// axi_timer_counter_top
module axi_timer_counter_top #(
  parameter AXI_ADDR_BW_p = 12     
) (
  input logic  clk,
  input logic  rst_n,
  input logic [AXI_ADDR_BW_p-1:0] i_axi_awaddr,
  input logic  i_axi_awvalid,
  input logic [31:0] i_axi_wdata,
  input logic i_axi_wvalid,
  input logic i_axi_bready,
  input logic [AXI_ADDR_BW_p-1:0] i_axi_araddr,
  input logic i_axi_arvalid,
  input logic i_axi_rready,
  output logic o_axi_awready,
  output logic o_axi_wready,
  output logic [1:0] o_axi_bresp,
  output logic o_axi_bvalid,
  output logic o_axi_arready,
  output logic [31:0] o_axi_rdata,
  output logic [1:0] o_axi_rresp,
  output logic o_axi_rvalid,
  output logic o_cnt0_done,
  output logic o_cnt1_done
);
Size in the first run: about 110 I/O pins, roughly 0.015 sq mm of cells after synthesis.
clock: 2.45 ns
lec_check: 0
abc_area: 0
cap_margin: 20
cell_pad_in_sites_detail_placement: 0
cell_pad_in_sites_global_placement: 0
core_margin: 2
core_utilization: 72
cts_cluster_size: 54
gpl_routability_driven: 0
max_routing_layer: met5
place_density_lb_addon: 0.04
setup_slack_margin: 0.29
slew_margin: 40
tns_end_percent: 85
run.sh (not shown) runs the stock make flow with config.mk's settings and CLKGATE_MAP_FILE=.
The first run never finished: it broke off in clock tree synthesis.
Then changed:
==> flow/config.mk (replaced) <==
export PLATFORM = sky130hd
export DESIGN_NAME = axi_timer_counter_top
export DESIGN_NICKNAME = axi_timer_counter_top
export VERILOG_FILES = /design/flow/design.v
export SDC_FILE = /design/flow/constraint.sdc
export NUM_CORES = 4
export LEC_CHECK = 0
export CAP_MARGIN = 20
export CORE_MARGIN = 2
export CORE_UTILIZATION = 8
export SLEW_MARGIN = 20
==> flow/constraint.sdc (replaced) <==
create_clock -name core_clock -period 5.91 [get_ports {clk}]
set_input_delay 1.1820 -clock core_clock [delete_from_list [all_inputs] [get_ports {clk}]]
set_output_delay 1.1820 -clock core_clock [all_outputs]
set_load 0.01 [all_outputs]
After rerunning:
- Now the flow passed the timing, design-rule and antenna checks
- die area rises to 8.7 times its value
- synthesized area stays the same
- synthesized cell count stays the same
Then changed:
--- a/flow/config.mk
+++ b/flow/config.mk
@@ -8,4 +8,6 @@
 export CAP_MARGIN = 20
 export CORE_MARGIN = 2
-export CORE_UTILIZATION = 8
+export CORE_UTILIZATION = 68
+export CTS_CLUSTER_SIZE = 31
+export SETUP_SLACK_MARGIN = 0.88
 export SLEW_MARGIN = 20
==> flow/constraint.sdc (replaced) <==
create_clock -name core_clock -period 3.1 [get_ports {clk}]
set_input_delay 0.6200 -clock core_clock [delete_from_list [all_inputs] [get_ports {clk}]]
set_output_delay 0.6200 -clock core_clock [all_outputs]
set_load 0.01 [all_outputs]
Now the flow ended with an error in global routing with DPL-0038.
Synthesized cell count is unchanged.
Area after synthesis does not change.
Die size falls by well over a third.
Then changed:
--- a/flow/config.mk
+++ b/flow/config.mk
@@ -8,6 +8,4 @@
 export CAP_MARGIN = 20
 export CORE_MARGIN = 2
-export CORE_UTILIZATION = 68
-export CTS_CLUSTER_SIZE = 31
-export SETUP_SLACK_MARGIN = 0.88
+export CORE_UTILIZATION = 40
 export SLEW_MARGIN = 20
==> flow/constraint.sdc (replaced) <==
create_clock -name core_clock -period 4.34 [get_ports {clk}]
set_input_delay 0.8680 -clock core_clock [delete_from_list [all_inputs] [get_ports {clk}]]
set_output_delay 0.8680 -clock core_clock [all_outputs]
set_load 0.01 [all_outputs]
With this change the flow completed with no timing, DRC or antenna violations. Synthesized cell count is unchanged. Die size went up by 68%. Synthesized area does not change.
Then changed:
--- a/flow/config.mk
+++ b/flow/config.mk
@@ -8,4 +8,6 @@
 export CAP_MARGIN = 20
 export CORE_MARGIN = 2
-export CORE_UTILIZATION = 40
+export CORE_UTILIZATION = 69
+export CTS_CLUSTER_SIZE = 17
+export SETUP_SLACK_MARGIN = -0.25
 export SLEW_MARGIN = 20
==> flow/constraint.sdc (replaced) <==
create_clock -name core_clock -period 3.29 [get_ports {clk}]
set_input_delay 0.6580 -clock core_clock [delete_from_list [all_inputs] [get_ports {clk}]]
set_output_delay 0.6580 -clock core_clock [all_outputs]
set_load 0.01 [all_outputs]
Now the flow reached the layout checks and failed them: setup timing.
Sequential share of layout area is higher by 0.32 points.
Design area falls by 0.86%.
Wire length goes down by 5.4%.
First-iteration DRC count rose by 50%.
Non-clock buffer count goes up by 25.
Synthesized area stays the same.
Then changed:
--- a/flow/config.mk
+++ b/flow/config.mk
@@ -8,6 +8,4 @@
 export CAP_MARGIN = 20
 export CORE_MARGIN = 2
-export CORE_UTILIZATION = 69
-export CTS_CLUSTER_SIZE = 17
-export SETUP_SLACK_MARGIN = -0.25
+export CORE_UTILIZATION = 30
 export SLEW_MARGIN = 20
==> flow/constraint.sdc (replaced) <==
create_clock -name core_clock -period 4.34 [get_ports {clk}]
set_input_delay 0.8680 -clock core_clock [delete_from_list [all_inputs] [get_ports {clk}]]
set_output_delay 0.8680 -clock core_clock [all_outputs]
set_load 0.01 [all_outputs]
After rerunning: This time the run ran to the end with no violations; worst setup slack is better by 0.74 ns; die size goes up by well over a third; first-iteration DRC count goes down by well over a third; clock power goes down by about a fifth; cell count goes up by about a fifth; worst hold slack is worse by 0.0081 ns; sequential share of layout area goes down by 0.40 points; via count goes down by a few percent; count of clock-buffer cells in the layout goes down by 12.

* * *

axi_timer_counter_top again, from the RTL that the note above started with.
==> flow/design.v (excerpt) <==
module axi_timer_counter_top #(
  parameter AXI_ADDR_BW_p = 12     
) (
  input logic  clk,
  input logic  rst_n,
  input logic [AXI_ADDR_BW_p-1:0] i_axi_awaddr,
  input logic  i_axi_awvalid,
  input logic [31:0] i_axi_wdata,
  input logic i_axi_wvalid,
  input logic i_axi_bready,
  input logic [AXI_ADDR_BW_p-1:0] i_axi_araddr,
  input logic i_axi_arvalid,
  input logic i_axi_rready,
  output logic o_axi_awready,
  output logic o_axi_wready,
  output logic [1:0] o_axi_bresp,
  output logic o_axi_bvalid,
  output logic o_axi_arready,
  output logic [31:0] o_axi_rdata,
  output logic [1:0] o_axi_rresp,
  output logic o_axi_rvalid,
  output logic o_cnt0_done,
  output logic o_cnt1_done
);
  logic s_cnt0_en;
  logic s_cnt0_reload;
  logic s_cnt0_count_up;
  logic [31:0] s_cnt0_load_value;
  logic [31:0] s_cnt0_compare_value;
  logic [31:0] s_cnt0_value;
  logic s_cnt1_en;
  logic s_cnt1_reload;
  logic s_cnt1_count_up;
  logic s_cnt1_src;
  logic [31:0] s_cnt1_load_value;
  logic [31:0] s_cnt1_compare_value;
  logic [31:0] s_cnt1_value;
  axi_timer #(
    .AXI_ADDR_BW_p ( AXI_ADDR_BW_p )
  ) axi_timer_inst (
    .clk                  ( clk                   ),
    .rst_n                ( rst_n                 ),
    .i_axi_awaddr         ( i_axi_awaddr          ),
    .i_axi_awvalid        ( i_axi_awvalid         ),
    .i_axi_wdata          ( i_axi_wdata           ),
    .i_axi_wvalid         ( i_axi_wvalid          ),
  ...
export LEC_CHECK = 0
export CAP_MARGIN = 5
export CORE_MARGIN = 2
export CORE_UTILIZATION = 70
export CTS_CLUSTER_DIAMETER = 234
export CTS_CLUSTER_SIZE = 50
export SETUP_SLACK_MARGIN = 0.74
export SLEW_MARGIN = 20
create_clock -name core_clock -period 2.59 [get_ports {clk}]
The baseline stopped in global routing (5_1_grt), error DPL-0038.
==> next run, changes <==
CAP_MARGIN = 20   (was 5)
CORE_ASPECT_RATIO = 1.49   (was unset)
CTS_CLUSTER_DIAMETER = unset   (was 234)
CTS_CLUSTER_SIZE = unset   (was 50)
SETUP_SLACK_MARGIN = unset   (was 0.74)
clock period = 5.0 ns   (was 2.59 ns; I/O delays follow)
After rerunning:
- With this change the flow went through all stages and came out clean
- synthesized cell count stays the same
- die size stays flat
- synthesized area does not change

* * *

axi_timer_counter_top again, from the RTL that the note above started with.
Settings: LEC_CHECK=0, CAP_MARGIN=0, CORE_MARGIN=2, CORE_UTILIZATION=72, CTS_CLUSTER_DIAMETER=296, CTS_CLUSTER_SIZE=96, PLACE_DENSITY=0.43, SETUP_SLACK_MARGIN=0.55, SLEW_MARGIN=20, TNS_END_PERCENT=5; clock period 2.32 ns.
The baseline never finished: it broke off in 5_1_grt.
Change:
Settings changed: CAP_MARGIN 0 to 20, CORE_UTILIZATION 72 to 40, CTS_CLUSTER_DIAMETER 296 to not set, CTS_CLUSTER_SIZE 96 to not set, PLACE_DENSITY 0.43 to not set, SETUP_SLACK_MARGIN 0.55 to not set, TNS_END_PERCENT 5 to not set.
Clock period 2.32 ns to 3.51 ns, I/O delays scaled along.
=> With this change the flow passed the timing, design-rule and antenna checks. Area after synthesis is unchanged. Synthesized cell count stays the same. Die area went up by about 80%.
Change:
Settings changed: CORE_UTILIZATION 40 to 62, CTS_CLUSTER_SIZE set to 100.
Clock period 3.51 ns to 3.35 ns, I/O delays scaled along.
Result: Wire length drops by 4.6%; combinational power went up by about 5%; worst hold slack improves by 13 ps; worst setup slack improved by 15 ps; cell area fell by 1.9%; clock-buffer cell count goes up by 5; die size decreases by about 35%; cell count came out lower by 8.8%; total power went up by about 3%; fmax went up by about 5.4%.
Change:
Settings changed: CORE_UTILIZATION 62 to 66, CTS_CLUSTER_SIZE 100 to not set.
Clock period 3.35 ns to 2.49 ns, I/O delays scaled along.
After rerunning: The changed run never finished: it broke off in 5_1_grt on GRT-0232. Die size goes down by 5.9%. Synthesized area does not change. Synthesized cell count does not change.
Change:
Settings changed: CORE_UTILIZATION 66 to 71, CTS_CLUSTER_SIZE set to 31, PLACE_DENSITY_LB_ADDON set to 0.11.
Clock period 2.49 ns to 2.95 ns, I/O delays scaled along.
Result:
- The new run ran to the end with violations: setup timing
- synthesized area stays the same
- synthesized cell count does not change
- die area goes down by a few percent

* * *

Starting RTL as in the previous note.
Settings: LEC_CHECK=0, CAP_MARGIN=20, CELL_PAD_IN_SITES_DETAIL_PLACEMENT=2, CELL_PAD_IN_SITES_GLOBAL_PLACEMENT=3, CORE_MARGIN=2, CORE_UTILIZATION=40, SLEW_MARGIN=20; clock period 5.0 ns.
Next try:
Settings changed: CAP_MARGIN 20 to 30, CELL_PAD_IN_SITES_GLOBAL_PLACEMENT 3 to 1, CORE_ASPECT_RATIO set to 1.49, CORE_MARGIN 2 to 4, CORE_UTILIZATION 40 to 70, MAX_ROUTING_LAYER set to met4, SLEW_MARGIN 20 to 25.
After rerunning: Now the flow aborted during 3_1_place_gp_skip_io (GPL-0301); die size shrinks by 39%; synthesized cell count is unchanged; synthesized area is unchanged.
Next try:
Settings changed: CAP_MARGIN 30 to 20, CELL_PAD_IN_SITES_DETAIL_PLACEMENT 2 to not set, CELL_PAD_IN_SITES_GLOBAL_PLACEMENT 1 to not set, CORE_ASPECT_RATIO 1.49 to not set, CORE_MARGIN 4 to 2, CORE_UTILIZATION 70 to 52, MAX_ROUTING_LAYER met4 to not set, SLEW_MARGIN 25 to 20.
Clock period 5.0 ns to 3.81 ns, I/O delays scaled along.
This time the run completed with no timing, DRC or antenna violations.
Die size climbs by 27%.
Area after synthesis does not change.
Synthesized cell count does not change.
Next try:
Settings changed: ABC_AREA set to 1, CORE_UTILIZATION 52 to 68, CTS_CLUSTER_DIAMETER set to 88, HOLD_SLACK_MARGIN set to -0.09.
Clock period 3.81 ns to 3.07 ns, I/O delays scaled along.
The changed run finished with timing, DRC and antenna clean.
Core utilization rose by 16 points.
Cell count rose by 43%.
Routed wire length rose by 22%.
Design area rose by about 10%.
Clock-buffer cell count fell by 7.
Via count rose by 40%.
Worst setup slack loses 0.043 ns.
Total power rose by 21%.
Power and IR drop assume default switching activity.
